==> flow/design.v (excerpt) <==
module computing_core(
clk,rst,
load_done,
activate0,
activate1,
activate2,
weight0,
weight1,
weight2,
weight3,
out_psum0,
out_psum1,
out_psum2,
out_psum3,
out_psum_vld
    );
Size in the first run: about 6600 cells after synthesis, about 1300 flip-flops, roughly 0.069 mm² of cells after synthesis.
Settings: LEC_CHECK=0, ABC_AREA=0, CAP_MARGIN=0, CORE_ASPECT_RATIO=1.37, CORE_MARGIN=2, CORE_UTILIZATION=33, CTS_CLUSTER_SIZE=44, PLACE_DENSITY_LB_ADDON=0.12, SLEW_MARGIN=15; clock period 7.26 ns.
run.sh (not shown) runs the stock make flow with config.mk's settings and CLKGATE_MAP_FILE=.
Then changed:
ABC_AREA = default   (was 0)
CAP_MARGIN = 20   (was 0)
CORE_ASPECT_RATIO = default   (was 1.37)
CORE_UTILIZATION = 59   (was 33)
CTS_CLUSTER_SIZE = default   (was 44)
PLACE_DENSITY_LB_ADDON = default   (was 0.12)
SETUP_SLACK_MARGIN = 1.24   (was default)
SLEW_MARGIN = 20   (was 15)
clock period = 4.77 ns   (was 7.26 ns; I/O delays follow)
What happened:
- This time the run completed, yet does not pass: negative setup slack
- cell area grows by 2.7%
- sequential share of layout area shrinks by 0.60 points
- first-iteration DRC count grows by 28%
- power grows by about 55%
- final cell count shrinks by 11%
- clock-buffer cell count shrinks by 5
Then changed:
CORE_UTILIZATION = 70   (was 59)
CTS_CLUSTER_SIZE = 24   (was default)
SETUP_SLACK_MARGIN = -0.35   (was 1.24)
After rerunning:
- The new run reached the layout checks and failed them: negative setup slack
- register-to-register slack is worse by 0.51 ns
- design area decreases by 4.5%
- synthesized area stays the same
- utilization rises by 9.4 points
- setup slack loses 0.057 ns


## JK
Starting RTL as in the previous note.
clock: 4.06 ns
lec_check: 0
abc_area: 1
cap_margin: 20
core_margin: 2
core_utilization: 72
cts_cluster_size: 24
place_density: 0.83
setup_slack_margin: 1.18
slew_margin: 20
tns_end_percent: 5
JK finished all stages; however, its layout fails the closing checks, the failures being negative setup slack.
Input changes introduced in MS (baseline for comparison: JK):
- changing SETUP_SLACK_MARGIN from 1.18 to -0.35
- removing ABC_AREA (formerly 1)
- changing the clock period (ns, I/O delays scaled along) from 4.06 to 4.77
- Across JK and MS, no clean finish was achieved.
- The layout from JK, despite a flow that completed every stage, fails the layout checks, with the failing checks listed as negative setup slack.
- MS finished all stages; however, its layout fails the closing checks, the failures being negative setup slack.
- Changes observed in MS relative to JK: portion of the clock cycle consumed by the worst path in the final layout lost 33 points; fraction of power consumed by sequential logic went up; number of standard cells reported by yosys went down 28%.
Input-level comparison between AL and MS:
- CTS_CLUSTER_SIZE no longer set, was 24
- SETUP_SLACK_MARGIN now 1.59, was -0.35
- PLACE_DENSITY no longer set, was 0.83
- CAP_MARGIN now 5, was 20
- the clock period (ns, I/O delays scaled along) now 5.33, was 4.77
Notes after the runs:
AL completed end to end; final checks failed (antenna violations, negative setup slack). Summary of the comparison: buffer and inverter count on the worst path is higher in AL, relative to MS. From MS to AL the numbers moved as follows: post-route fraction of the period consumed by the critical path -8.6 points; final cell count lost 41. Min maximum number of pins on one net before global-route repair across AL and MS: AL. AL vs MS — worst path required time rose 0.44 ns. When AL is set beside MS, its tightest slew margin relative to the limit turns out to be 6.3 points larger. Relative to MS, the total power of the final layout of AL is lower by about 10%.
Relative to AL, the following input files were edited for TR:
- setting ABC_AREA to 1 for the first time
- removing TNS_END_PERCENT (formerly 5)
- changing CAP_MARGIN from 5 to 20
- removing SETUP_SLACK_MARGIN (formerly 1.59)
- changing the clock period (ns, I/O delays scaled along) from 5.33 to 10.1
--- outcome ---
TR ran to completion and came out clean on the timing, DRC and antenna checks.
Summary of TR over AL: maximum vdd drop lower; post-route cell area higher.
Taking TR over AL, the final wirelength ratio works out to 1.10.
Going from AL to TR, post-route fraction of the period consumed by the critical path lower, overall chip area higher, endpoint arrival time on the critical path higher, total power of the final layout lower, met1 routed wirelength after detailed routing higher.
Of the two values seen for destination of the critical timing path, out_psum0[6] was produced by AL and out_psum1[7] by TR.
In TR the delay contributed by the slowest stage of the critical path turned out 0.08 ns higher than in AL.
~same worst clock skew in AL and TR
Power and IR drop assume default switching activity.
